## sa_top
module sa_top (
    input  logic          clk_i,
    input  logic          rst_ni,
    input  logic          s_valid_i,
    input  logic          s_last_i,
    input  logic          m_ready_i,
    output logic          s_ready_o,
    output logic          m_valid_o,
    output logic          m_last_o,
    input  logic [ 15:0]  sx_data_i,
    input  logic [ 63:0]  sk_data_i,
    output logic [ 63:0]  m_data_o
);
  axis_sa #(
      .LatencyMul(1),
      .LatencyAcc(1),
      .Rows      (4),
      .Cols      (8),
      .WidthY    (16),
      .MacType   (0),
      .WidthX    (4),
      .WidthK    (8)
  ) i_sa (
      .clk_i    (clk_i),
      .rst_ni   (rst_ni),
      .s_valid_i(s_valid_i),
      .s_last_i (s_last_i),
      .m_ready_i(m_ready_i),
      .s_ready_o(s_ready_o),
      .m_valid_o(m_valid_o),
      .m_last_o (m_last_o),
      .sx_data_i(sx_data_i),
      .sk_data_i(sk_data_i),
      .m_data_o (m_data_o)
  );
endmodule
Size: about 16000 cells after synthesis, ~2000 flip-flops, roughly 150 I/O pins, about 130000 sq um of cells after synthesis.
==> flow/config.mk <==
export PLATFORM = sky130hd
export DESIGN_NAME = sa_top
export DESIGN_NICKNAME = sa_top
export VERILOG_FILES = /design/flow/design.v
export SDC_FILE = /design/flow/constraint.sdc
export NUM_CORES = 4
export LEC_CHECK = 0
export CAP_MARGIN = 20
export CELL_PAD_IN_SITES_GLOBAL_PLACEMENT = 0
export CORE_ASPECT_RATIO = 1.14
export CORE_MARGIN = 2
export CORE_UTILIZATION = 72
export CTS_CLUSTER_DIAMETER = 51
export CTS_CLUSTER_SIZE = 52
export MAX_ROUTING_LAYER = met5
export PLACE_DENSITY = 0.36
export SETUP_SLACK_MARGIN = 1.12
export SLEW_MARGIN = 20
==> flow/constraint.sdc <==
create_clock -name core_clock -period 3.83 [get_ports {clk_i}]
set_input_delay 0.7660 -clock core_clock [delete_from_list [all_inputs] [get_ports {clk_i}]]
set_output_delay 0.7660 -clock core_clock [all_outputs]
set_load 0.01 [all_outputs]
run.sh (not shown) runs the stock make flow with config.mk's settings and CLKGATE_MAP_FILE=.
The first run finished but fails on negative setup slack.
==> next run, changes <==
ABC_AREA = 1   (was default)
CORE_UTILIZATION = 65   (was 72)
CTS_CLUSTER_DIAMETER = 57   (was 51)
CTS_CLUSTER_SIZE = default   (was 52)
PLACE_DENSITY = default   (was 0.36)
SETUP_SLACK_MARGIN = default   (was 1.12)
clock period = 5.43 ns   (was 3.83 ns; I/O delays follow)
With this change the flow passed the timing, design-rule and antenna checks.
Wire length hardly moves.
Total power is lower by 24%.
Combinational power drops by 26%.
==> next run, changes <==
ABC_AREA = default   (was 1)
CELL_PAD_IN_SITES_GLOBAL_PLACEMENT = default   (was 0)
CORE_ASPECT_RATIO = default   (was 1.14)
CORE_UTILIZATION = 40   (was 65)
CTS_CLUSTER_DIAMETER = default   (was 57)
MAX_ROUTING_LAYER = default   (was met5)
PLACE_DENSITY = 0.6   (was default)
clock period = 4.06 ns   (was 5.43 ns; I/O delays follow)
After rerunning: Setup slack got worse by 0.97 ns; design area increases slightly; sequential power rises by a quarter to a third; sequential share of layout area goes down by 0.16 points; routed wire length is lower by a few percent; die size went up by well over a third; global-route usage is lower by 14 points; final cell count decreases by a few percent; via count falls by roughly a tenth; critical path depth is higher by 9.
==> next run, changes <==
CELL_PAD_IN_SITES_GLOBAL_PLACEMENT = 0   (was default)
CORE_ASPECT_RATIO = 1.14   (was default)
CORE_UTILIZATION = 68   (was 40)
CTS_CLUSTER_SIZE = 25   (was default)
MAX_ROUTING_LAYER = met5   (was default)
PLACE_DENSITY = default   (was 0.6)
clock period = 3.42 ns   (was 4.06 ns; I/O delays follow)
Result: The changed run finished but failed the layout checks on negative setup slack; clock-buffer cell count went down by 57; critical path depth went up by 1; global-route usage went up by 16 points; core utilization went up by 34 points; power went up by about a fifth; synthesized cell count does not change; via count went up by a little under a tenth; final area went up by a few percent.
==> next run, changes <==
CELL_PAD_IN_SITES_GLOBAL_PLACEMENT = 1   (was 0)
CORE_UTILIZATION = 67   (was 68)
CTS_CLUSTER_SIZE = default   (was 25)
SETUP_SLACK_MARGIN = 0.71   (was default)
clock period = 3.96 ns   (was 3.42 ns; I/O delays follow)
=> The new run did not get past global placement without I/O (3_1_place_gp_skip_io), error GPL-0301. Die area climbs by 1.5%. Synthesized area is unchanged. Synthesized cell count does not change.
Power figures rest on the tool's default switching activity, not on a simulated workload.
